Design maxfinder, start of the top module:
module maxfinder(clk, rst, start, x1, x2, x3, x4, eps, done, result);
make LEC_CHECK=0 ABC_AREA=1 CAP_MARGIN=20 CORE_ASPECT_RATIO=0.5 CORE_MARGIN=2 CORE_UTILIZATION=72 CTS_CLUSTER_DIAMETER=334 CTS_CLUSTER_SIZE=96 PLACE_DENSITY=0.43 SETUP_SLACK_MARGIN=1.63 SLEW_MARGIN=20 TNS_END_PERCENT=10 finish   # period 5.51 ns
run.sh (not shown) runs the stock make flow with config.mk's settings and CLKGATE_MAP_FILE=.
The first run ran to the end with no violations.
Edit:
Settings changed: CORE_ASPECT_RATIO 0.5 to default, CORE_UTILIZATION 72 to 64, CTS_CLUSTER_SIZE 96 to default, SETUP_SLACK_MARGIN 1.63 to default, TNS_END_PERCENT 10 to default.
Clock period 5.51 ns to 4.5 ns, I/O delays scaled along.
Effect: The new run reached the layout checks and failed them: negative setup slack; worst hold slack is about the same; setup slack gets worse by 0.97 ns; total power is higher by well over a third; design area is higher by roughly a tenth; combinational power is higher by well over a third; fmax is higher slightly; cell count is higher by roughly a tenth; wire length is higher by a few percent; via count is higher by a few percent; sequential cell count stays the same.
Edit:
Settings changed: ABC_AREA 1 to default, CORE_UTILIZATION 64 to 40, CTS_CLUSTER_DIAMETER 334 to default, PLACE_DENSITY 0.43 to default.
Clock period 4.5 ns to 6.57 ns, I/O delays scaled along.
=> This time the run produced a clean layout; area after synthesis came out lower by 0.33%; critical path depth came out higher by 2; via count came out lower by 16%; final cell count came out lower by 12%; die size came out higher by 58%; clock skew came out lower by 0.0079 ns; worst hold slack degrades by 0.015 ns; utilization came out lower by 40 points; final area came out lower by 16%; synthesized cell count came out lower by 10%; wire length came out lower by 17%.
Edit:
Clock period 6.57 ns to 9.0 ns, I/O delays scaled along.
Outcome: The new run produced a clean layout. Fmax decreases by about 3.3%. Combinational power is lower by about 30%. Hold slack barely changes. Worst setup slack gets better by 2.2 ns. Cell count went down by about 0.4%. Total power falls by about 30%.

========
## run 1
maxfinder again, from the RTL that the note above started with.
Settings: LEC_CHECK=0, CAP_MARGIN=20, CORE_ASPECT_RATIO=1.18, CORE_MARGIN=2, CORE_UTILIZATION=72, CTS_CLUSTER_DIAMETER=396, CTS_CLUSTER_SIZE=25, PLACE_DENSITY_LB_ADDON=0.0, SETUP_SLACK_MARGIN=1.21, SLEW_MARGIN=20; clock period 6.07 ns.
The inputs of run 2 differ from those of run 1 as listed below.
# run 1
export LEC_CHECK = 0
export CAP_MARGIN = 20
export CORE_ASPECT_RATIO = 1.18
export CORE_MARGIN = 2
export CORE_UTILIZATION = 72
export CTS_CLUSTER_DIAMETER = 396
export CTS_CLUSTER_SIZE = 25
export PLACE_DENSITY_LB_ADDON = 0.0
export SETUP_SLACK_MARGIN = 1.21
export SLEW_MARGIN = 20
create_clock -name core_clock -period 6.07 [get_ports {clk}]
# run 2
export LEC_CHECK = 0
export CAP_MARGIN = 20
export CORE_MARGIN = 2
export CORE_UTILIZATION = 72
export PLACE_DENSITY = 0.67
export SLEW_MARGIN = 20
create_clock -name core_clock -period 5.58 [get_ports {clk}]
Across run 1 and run 2, a clean result was obtained everywhere but in run 2.
Area of all sequential standard cells on run 2 is down relative to run 1.
Compared with run 1, run 2 shows cell count that has gone up slightly.
Run 1 ended up with datapath.my_x1.reg3.out as its critical path endpoint; run 2 ended up with datapath.my_x1.reg1.out.
Run 1 → run 2: net switching power figure picked up an extra about 4%, power picked up an extra 7.0%, wire length of the first global-routing pass lost 5.2%.
In the tables for run 2 and run 1, core occupancy in the finished layout reads higher with run 1.
Run 2 against run 1: count of plain and timing-repair buffers in the layout higher, smallest setup slack after layout lower, average wire per standard cell lower, logic gate fraction of the total cell area lower.
Input-level comparison between run 3 and run 2:
# run 2
export LEC_CHECK = 0
export CAP_MARGIN = 20
export CORE_MARGIN = 2
export CORE_UTILIZATION = 72
export PLACE_DENSITY = 0.67
export SLEW_MARGIN = 20
create_clock -name core_clock -period 5.58 [get_ports {clk}]
# run 3
export LEC_CHECK = 0
export CAP_MARGIN = 20
export CORE_MARGIN = 2
export CORE_UTILIZATION = 65
export SLEW_MARGIN = 20
create_clock -name core_clock -period 5.02 [get_ports {clk}]
- Re via count: run 3 is 310 up on run 2.
- Summary — delay contributed by the slowest stage of the critical path, run 3 relative to run 2: higher, by 20 ps.
- Looking at overall global routing resource usage, run 3 sits 1.0 points lower than run 2 does.
- Run 3 finished all stages; layout check result: FAIL, due to negative setup slack.
- Total power: run 3 above run 2
- Beginning of the critical path = datapath.PU3.reg4.reg1.out: run 2; beginning of the critical path = datapath.PU4.reg3.reg1.out: run 3
- NOTE: via density per instance in run 3 falls short of that of run 2
- Summary — first-pass GRT wire length, run 3 relative to run 2: higher, by 6.7%.
- Compared with run 2, run 3 shows power in sequential cells that has gone up by more than 10%.
- Delta (run 3 minus run 2): non-filler instance count after layout increased about 7.5%, final worst-path setup slack decreased 430 ps, met2 track demand over resource in global routing decreased 0.36 points, internal power increased about 20%.
Input changes introduced in run 4 (baseline for comparison: run 3):
# run 3
export LEC_CHECK = 0
export CAP_MARGIN = 20
export CORE_MARGIN = 2
export CORE_UTILIZATION = 65
export SLEW_MARGIN = 20
create_clock -name core_clock -period 5.02 [get_ports {clk}]
# run 4
export LEC_CHECK = 0
export CAP_MARGIN = 20
export CORE_MARGIN = 2
export CORE_UTILIZATION = 65
export SLEW_MARGIN = 20
create_clock -name core_clock -period 5.01 [get_ports {clk}]
[summary]
- Across run 3 and run 4, no clean finish was achieved.
- To summarise run 3: no stage aborted, but the layout did not pass its checks, failing on negative setup slack.
- | met2 track demand over resource | higher: run 3 |
- When the final numbers for run 4 and run 3 were put side by side, the arrival time of data at the critical path endpoint turned out to be greater in run 3.
- Going from run 3 to run 4, share of the clock period used by the worst path after layout down 1.2 points; placed instance area down 0.64%; area of all placed cells without fillers down 220 um2.
- On non-clock buffer count: between run 4 and run 3, it ends up higher for run 3.
- met1 capacity usage during global routing was lower in run 4 than in run 3.
- Run 4: sequential share of layout area is 0.16 points higher than what run 3 reported.
- Going from run 3 to run 4, post-route setup TNS grows by 1390 ps.
- Against run 3, wire length after detailed routing in run 4 fell by a few percent.

========
Starting RTL as in the previous note.
clock: 3.73 ns
lec_check: 0
abc_area: 1
cap_margin: 40
core_aspect_ratio: 1.37
core_margin: 2
core_utilization: 72
cts_cluster_diameter: 221
cts_cluster_size: 92
setup_slack_margin: 0.72
slew_margin: 20
tns_end_percent: 5
The starting point did not get past global routing (5_1_grt) on GRT-0232.
==> next run, changes <==
ABC_AREA = not set   (was 1)
CAP_MARGIN = 20   (was 40)
CORE_ASPECT_RATIO = not set   (was 1.37)
CTS_CLUSTER_DIAMETER = not set   (was 221)
CTS_CLUSTER_SIZE = not set   (was 92)
SETUP_SLACK_MARGIN = not set   (was 0.72)
TNS_END_PERCENT = not set   (was 5)
clock period = 4.99 ns   (was 3.73 ns; I/O delays follow)
Result: The new run ran to the end with violations: negative setup slack; synthesized cell count is lower by 10%; die size fell by 0.39%; area after synthesis falls by 0.33%.
==> next run, changes <==
ABC_AREA = 1   (was not set)
PLACE_DENSITY_LB_ADDON = 0.19   (was not set)
clock period = 6.06 ns   (was 4.99 ns; I/O delays follow)
Effect: With this change the flow passed the timing, DRC and antenna checks. Routed wire length drops by 35%. Final area came out lower by 14%. Combinational power falls by 17%. Core utilization falls by 13 points. Clock power falls by 23%. Via count drops by 16%. Die area rose by 0.32%. Register-to-register slack improved by 1.2 ns. Worst hold slack is better by 0.011 ns. Cell count increases by 0.73%.

========
maxfinder again, from the RTL that the note above started with.
clock: 6.48 ns
lec_check: 0
abc_area: 1
cap_margin: 5
cell_pad_in_sites_detail_placement: 2
cell_pad_in_sites_global_placement: 2
core_margin: 9
core_utilization: 38
cts_cluster_diameter: 95
cts_cluster_size: 11
gpl_timing_driven: 0
min_routing_layer: met2
slew_margin: 10
The starting point completed with no timing, DRC or antenna violations.
Next try:
Settings changed: ABC_AREA 1 to not set, CAP_MARGIN 5 to 10, CELL_PAD_IN_SITES_DETAIL_PLACEMENT 2 to not set, CELL_PAD_IN_SITES_GLOBAL_PLACEMENT 2 to not set, CORE_UTILIZATION 38 to 40, CTS_CLUSTER_DIAMETER 95 to not set.
Clock period 6.48 ns to 9.0 ns, I/O delays scaled along.
The changed run completed without violations.
Clock-buffer cell count decreases by 7.
Worst hold slack is worse by 0.018 ns.
Via count shrinks by 6.3%.
Next try:
Settings changed: CAP_MARGIN 10 to 20, CORE_MARGIN 9 to 2, CTS_CLUSTER_DIAMETER set to 400, CTS_CLUSTER_SIZE 11 to 100, GPL_TIMING_DRIVEN 0 to not set, MIN_ROUTING_LAYER met2 to not set, SETUP_SLACK_MARGIN set to -0.88, SLEW_MARGIN 10 to 20.
After rerunning:
- The changed run produced a clean layout
- sequential cell count stays the same
- wire length drops by 13%
- via count drops by 29%

========
== harbor ==
maxfinder again, from the RTL that the note above started with.
==> flow/design.v (excerpt) <==
module maxfinder(clk, rst, start, x1, x2, x3, x4, eps, done, result);
input clk, start, rst;
input [4:0] x1, x2, x3, x4, eps;
output done;
output [4:0] result;
wire wen, wenep, sel, zer;
DataPath datapath(clk, rst, x1, x2, x3, x4, eps, wen, wenep, sel, zer, result);
controller con(clk, rst, start, zer, wen, wenep, sel, done);
endmodule
make LEC_CHECK=0 CAP_MARGIN=30 CELL_PAD_IN_SITES_GLOBAL_PLACEMENT=1 CORE_ASPECT_RATIO=1.75 CORE_MARGIN=2 CORE_UTILIZATION=58 GPL_ROUTABILITY_DRIVEN=1 MAX_ROUTING_LAYER=met5 MIN_ROUTING_LAYER=met1 PLACE_DENSITY_LB_ADDON=0.19 SLEW_MARGIN=20 TNS_END_PERCENT=10 finish   # period 5.33 ns
harbor: flow complete, layout not clean; failing: setup timing
The inputs of quartz differ from those of harbor as listed below.
Settings: a change of CORE_UTILIZATION from 58 to 17; a deleted CELL_PAD_IN_SITES_GLOBAL_PLACEMENT that had been 1; a change of CAP_MARGIN from 30 to 20; a deleted GPL_ROUTABILITY_DRIVEN that had been 1; a deleted PLACE_DENSITY_LB_ADDON that had been 0.19; a deleted TNS_END_PERCENT that had been 10; a deleted MIN_ROUTING_LAYER that had been met1; a deleted MAX_ROUTING_LAYER that had been met5; a deleted CORE_ASPECT_RATIO that had been 1.75; a change of the clock period (ns, I/O delays scaled along) from 5.33 to 9.49.
- [flow] harbor | stages: complete | final checks: fail | reason: setup timing
- The final layout from quartz, which completed every stage, passed the timing, DRC and antenna checks at the end of the flow.
- Delta (quartz minus harbor): combinational power decreased by 55% relative to the old numbers, final non-filler cell total picked up an extra 33%, final clock period utilization by the worst path went down, sum of net half-perimeters after detailed placement down 3.2 mm.
- For the share of power burned in combinational logic, quartz came in 5.8 points lower than harbor did.
- quartz vs harbor — post-route met1 wirelength climbed by more than 10%
- Sort harbor and quartz by power asc -> top: quartz
Here is what was changed in the inputs of zinc compared with quartz.
Settings: changing CORE_UTILIZATION from 17 to 72; setting CTS_CLUSTER_SIZE to 74 for the first time; setting PLACE_DENSITY to 0.67 for the first time; setting ABC_AREA to 1 for the first time; changing the clock period (ns, I/O delays scaled along) from 9.49 to 5.01.
[summary]
Complete run, failing final checks: zinc, reason setup timing. Between quartz and zinc, synthesized-area fraction occupied by xor and xnor cells decreased. Between quartz and zinc, the part of the power in registers is lower for zinc. | cell area | zinc vs quartz | about 7.5% higher |. Compared with quartz, placed instance area in zinc increased slightly. Compared with quartz, in zinc total die size decreased about 80%; area of the core region went down about 80%; tap cell count saw a decrease. Summary of the comparison: worst hold slack is higher in zinc, relative to quartz. The final reports for zinc and quartz show count of unique library cells instantiated by Yosys lower in the former. Side by side, maximum frequency from static timing analysis turned out higher in zinc than in quartz.
Power is estimated from default activity; no workload was simulated.
